== job 1043 ==
Design calculator, start of the top module:
module calculator #(parameter BCDdigits = 2,parameter cols_count=4,parameter rows_count=4)(
                                                                                          input clk,rst,start,
                                                                                          output [cols_count-1:0] cols,
                                                                                          input [rows_count-1:0] rows,
                                                                                          output reg [7:0] digit1,digit2,digit3,digit4,
                                                                                          output reg sign);
Size in the first run: about 6400 cells after synthesis, about 44 I/O pins.
Settings: LEC_CHECK=0, ABC_AREA=1, CAP_MARGIN=20, CORE_MARGIN=2, CORE_UTILIZATION=72, CTS_CLUSTER_SIZE=95, PLACE_DENSITY=0.42, SLEW_MARGIN=20; clock period 76.4 ns.
run.sh (not shown) runs the stock make flow with config.mk's settings and CLKGATE_MAP_FILE=.
Job 1043: no failed stages, no open violations at the end
#### Input delta (job 8459 over job 1043)
Settings: changing CORE_UTILIZATION from 72 to 58; removing CTS_CLUSTER_SIZE (formerly 95); removing ABC_AREA (formerly 1); removing PLACE_DENSITY (formerly 0.42); changing the clock period (ns, I/O delays scaled along) from 76.4 to 68.8.
Notes after the runs:
To summarise job 8459: no stage aborted, but the layout did not pass its checks, failing on setup timing. Diff job 1043..job 8459 | quantity of I/O buffers inserted on ports | unchanged. Cell count listed in synth_stat.txt down about 24% in job 8459 wrt job 1043. Looking at worst hold slack, job 8459 sits 0.030 ns above job 1043. Run comparison: job 1043 beginning of the critical path control_logic.alu_op2[6]$_SDFFCE_PN0P_; job 8459 beginning of the critical path control_logic.alu_op2[4]$_SDFFCE_PN0P_. Job 8459 ended with less logic gate fraction of the total cell area than job 1043. Taking job 1043 as the reference point, the synthesis-to-layout area growth of job 8459 rises by 49 points. [compare] base=job 1043 new=job 8459: synthesized area went down 13%, total of plain and repair buffers excluding clock buffers moved up, worst endpoint data arrival time went up by 7.65 ns, die area picked up an extra 4700 um^2, wire length of the first global-routing pass moved up. Job 1043 -> job 8459: synthesized cell count decreased by more than 10%.
Changes in job 1731 relative to job 8459:
Settings: changing CORE_UTILIZATION from 58 to 35; changing the clock period (ns, I/O delays scaled along) from 68.8 to 81.7.
Results
- Job 1731 has completed all stages; timing, DRC and antenna checks passed.
- Changes observed in job 1731 relative to job 8459: largest net degree at the start of global routing increased 1, overall routing resource usage decreased 22 points, post-route standard cell area excluding fillers decreased 14000 um^2.
- Diff job 8459 -> job 1731 | total detailed-routing wirelength | down by more than a quarter

========
run a:
calculator again, from the RTL that the note above started with.
clock: 140.0 ns
lec_check: 0
abc_area: 0
cap_margin: 35
core_aspect_ratio: 1.14
core_margin: 2
core_utilization: 36
cts_cluster_diameter: 292
cts_cluster_size: 63
gpl_routability_driven: 0
slew_margin: 25
### run a -> run b
- changing CORE_UTILIZATION from 36 to 69
- removing GPL_ROUTABILITY_DRIVEN (formerly 0)
- changing CTS_CLUSTER_DIAMETER from 292 to 171
- changing CTS_CLUSTER_SIZE from 63 to 100
[summary]
Comparing run a against run b, there is no change at all in gate count of the mapped netlist.
Comparing run b and run a, die height is higher on run a.
Worst hold slack on run b is ahead of run a.
Run b vs run a, met1 track demand over resource in global routing went up by 20 points.
Run b: count of plain and timing-repair buffers in the layout is 2 lower than what run a reported.
Run a has a lower layout clock buffer count than run b.
On worst slack at placement, the lower figure sits with run b, not run a.
On run b: amount of wire on met2 after detailed routing is 4.5% lower than what run a gave.

========
Setup of amber:
calculator again, from the RTL that the note above started with.
export LEC_CHECK = 0
export ABC_AREA = 0
export CAP_MARGIN = 15
export CELL_PAD_IN_SITES_DETAIL_PLACEMENT = 1
export CELL_PAD_IN_SITES_GLOBAL_PLACEMENT = 1
export CORE_ASPECT_RATIO = 1.6
export CORE_MARGIN = 2
export CORE_UTILIZATION = 40
export CTS_CLUSTER_DIAMETER = 175
export SLEW_MARGIN = 15
export TNS_END_PERCENT = 10
create_clock -name core_clock -period 85.0 [get_ports {clk}]
[inputs] ember vs amber
Settings: a deleted TNS_END_PERCENT that had been 10; a deleted CTS_CLUSTER_DIAMETER that had been 175; a change of SLEW_MARGIN from 15 to 20; a change of CAP_MARGIN from 15 to 20; a deleted CELL_PAD_IN_SITES_DETAIL_PLACEMENT that had been 1; a deleted CELL_PAD_IN_SITES_GLOBAL_PLACEMENT that had been 1; a deleted CORE_ASPECT_RATIO that had been 1.6; a deleted ABC_AREA that had been 0.
Notes after the runs:
The final layout from ember, which completed every stage, passed the timing, design-rule and antenna checks at the end of the flow.
amber finished all stages; the layout is clean.
amber reports its start point of the critical path as control_logic.alu_op2[4] while ember reports control_logic.alu_op2[6].
Measured against each other, amber and ember differ in hold slack, the higher figure coming from amber.
Between amber and ember, the flow reports post-detailed-routing wire length decreasing by more than a quarter.
ember against amber: maximum frequency lost 0.37%, critical path depth lost about 1.4%, setup slack lost 0.29 ns, combinational fraction of the cell area picked up an extra 1.1 points.
## Diff of input files: indigo against ember
Settings: CORE_UTILIZATION: 40 -> 57; CTS_CLUSTER_DIAMETER: unset -> 187; HOLD_SLACK_MARGIN: unset -> 0.28; CTS_CLUSTER_SIZE: unset -> 99; CORE_ASPECT_RATIO: unset -> 0.5; GPL_ROUTABILITY_DRIVEN: unset -> 0; TNS_END_PERCENT: unset -> 5.
Results
Number of logic inverters in the finished layout: indigo vs ember identical
The run with more routed wire is indigo, not ember.
Sort ember and indigo by post-route fraction of the period consumed by the critical path asc -> top: ember
Re number of max-capacitance violations reported: no difference whatsoever between ember and indigo.
Relative to ember, the maximum frequency measured on indigo has decreased slightly.
On indigo: global-route usage is 10 points higher than what ember gave.
The inputs of maple differ from those of indigo as listed below.
Settings: CORE_UTILIZATION changed from 57 to 40; TNS_END_PERCENT removed (was 5); CORE_ASPECT_RATIO removed (was 0.5); GPL_ROUTABILITY_DRIVEN removed (was 0); CTS_CLUSTER_SIZE removed (was 99); CTS_CLUSTER_DIAMETER removed (was 187); HOLD_SLACK_MARGIN removed (was 0.28); the clock period (ns, I/O delays scaled along) changed from 85.0 to 48.7.
Findings:
maple: number of setup violations in the final report is 60 higher than what indigo reported.
Looking at number of post-CTS setup repair buffers, maple sits 418 above indigo.
maple: all stages done; final checks FAILED (negative setup slack).
Run comparison: indigo launch point of the worst path control_logic.alu_op2[6]; maple launch point of the worst path control_logic.alu_op2[4]
[compare] base=indigo new=maple: height of the die shows an increase of 67%; clock-pin slew on the worst setup and hold paths comparable.
Comparing detailed-routing wirelength on met1 for maple and indigo, the bigger number came from maple.
Input changes introduced in harbor (baseline for comparison: maple):
Settings: a change of CORE_UTILIZATION from 40 to 30; a change of the clock period (ns, I/O delays scaled along) from 48.7 to 115.0.
==> comparison <==
Every stage of the flow completed for harbor, and the final layout passed the timing, design-rule and antenna checks. Changes observed in harbor relative to maple: time the worst path needs with I/O delays and setup went up by 22.43 ns, global-route usage went down by 12 points. Core utilization: maple and harbor compared, lower one is harbor.
Changes in violet relative to harbor:
Settings: GPL_ROUTABILITY_DRIVEN newly set to 0; CORE_UTILIZATION changed from 30 to 40; the clock period (ns, I/O delays scaled along) changed from 115.0 to 52.6.
[summary]
- Finished, but not clean: violet, with negative setup slack.
- Sort violet and harbor by buffers plus inverters on the worst setup path asc -> top: harbor
- Per the comparison of violet with harbor, CTS clock-pin slew for the worst setup and hold paths shows no meaningful change; worst max-slew margin expressed relative to the limit shows a reduction of 8.3 points; area fraction in full adders, half adders and majority gates shows no meaningful change; standard cell core area shows a reduction of 31000 sq um.

========
calculator again, from the RTL that the note above started with.
export LEC_CHECK = 0
export ABC_AREA = 1
export CAP_MARGIN = 15
export CELL_PAD_IN_SITES_DETAIL_PLACEMENT = 1
export CORE_ASPECT_RATIO = 1.6
export CORE_MARGIN = 2
export CORE_UTILIZATION = 40
export SLEW_MARGIN = 15
export TNS_END_PERCENT = 10
create_clock -name core_clock -period 85.0 [get_ports {clk}]
Next try:
==> flow/config.mk (replaced) <==
export PLATFORM = sky130hd
export DESIGN_NAME = calculator
export DESIGN_NICKNAME = calculator
export VERILOG_FILES = /design/flow/design.v
export SDC_FILE = /design/flow/constraint.sdc
export NUM_CORES = 4
export LEC_CHECK = 0
export CAP_MARGIN = 40
export CORE_ASPECT_RATIO = 1.74
export CORE_MARGIN = 8
export CORE_UTILIZATION = 57
export CTS_CLUSTER_DIAMETER = 187
export CTS_CLUSTER_SIZE = 99
export GPL_ROUTABILITY_DRIVEN = 0
export HOLD_SLACK_MARGIN = 0.25
export SLEW_MARGIN = 0
export TNS_END_PERCENT = 100
- The changed run finished clean
- die size fell by a quarter to a third
- clock skew fell by 0.0040 ns
- cell area fell by a little under a tenth
Next try:
==> flow/config.mk (replaced) <==
export PLATFORM = sky130hd
export DESIGN_NAME = calculator
export DESIGN_NICKNAME = calculator
export VERILOG_FILES = /design/flow/design.v
export SDC_FILE = /design/flow/constraint.sdc
export NUM_CORES = 4
export LEC_CHECK = 0
export ABC_AREA = 1
export CAP_MARGIN = 15
export CORE_MARGIN = 2
export CORE_UTILIZATION = 40
export SLEW_MARGIN = 15
Outcome: The new run ran to the end with no violations; core utilization is lower by 21 points; worst hold slack degrades by 0.046 ns; area after synthesis is higher by about 15%; worst setup slack improves by 7.7 ns; routed wire length is lower by 12%; sequential cell count does not change; count of clock-buffer cells in the layout is lower by 4.
Next try:
--- a/flow/config.mk
+++ b/flow/config.mk
@@ -7,6 +7,11 @@
 export LEC_CHECK = 0
-export ABC_AREA = 1
-export CAP_MARGIN = 15
-export CORE_MARGIN = 2
-export CORE_UTILIZATION = 40
-export SLEW_MARGIN = 15
+export CAP_MARGIN = 20
+export CORE_ASPECT_RATIO = 1.74
+export CORE_MARGIN = 8
+export CORE_UTILIZATION = 57
+export CTS_CLUSTER_DIAMETER = 187
+export CTS_CLUSTER_SIZE = 99
+export GPL_ROUTABILITY_DRIVEN = 0
+export HOLD_SLACK_MARGIN = 0.27
+export SLEW_MARGIN = 0
+export TNS_END_PERCENT = 5
The new run finished with timing, DRC and antenna clean.
Final area decreases by about 9%.
Worst hold slack is better by 0.046 ns.
Non-clock buffer count increases by 190.
Utilization increases by 21 points.
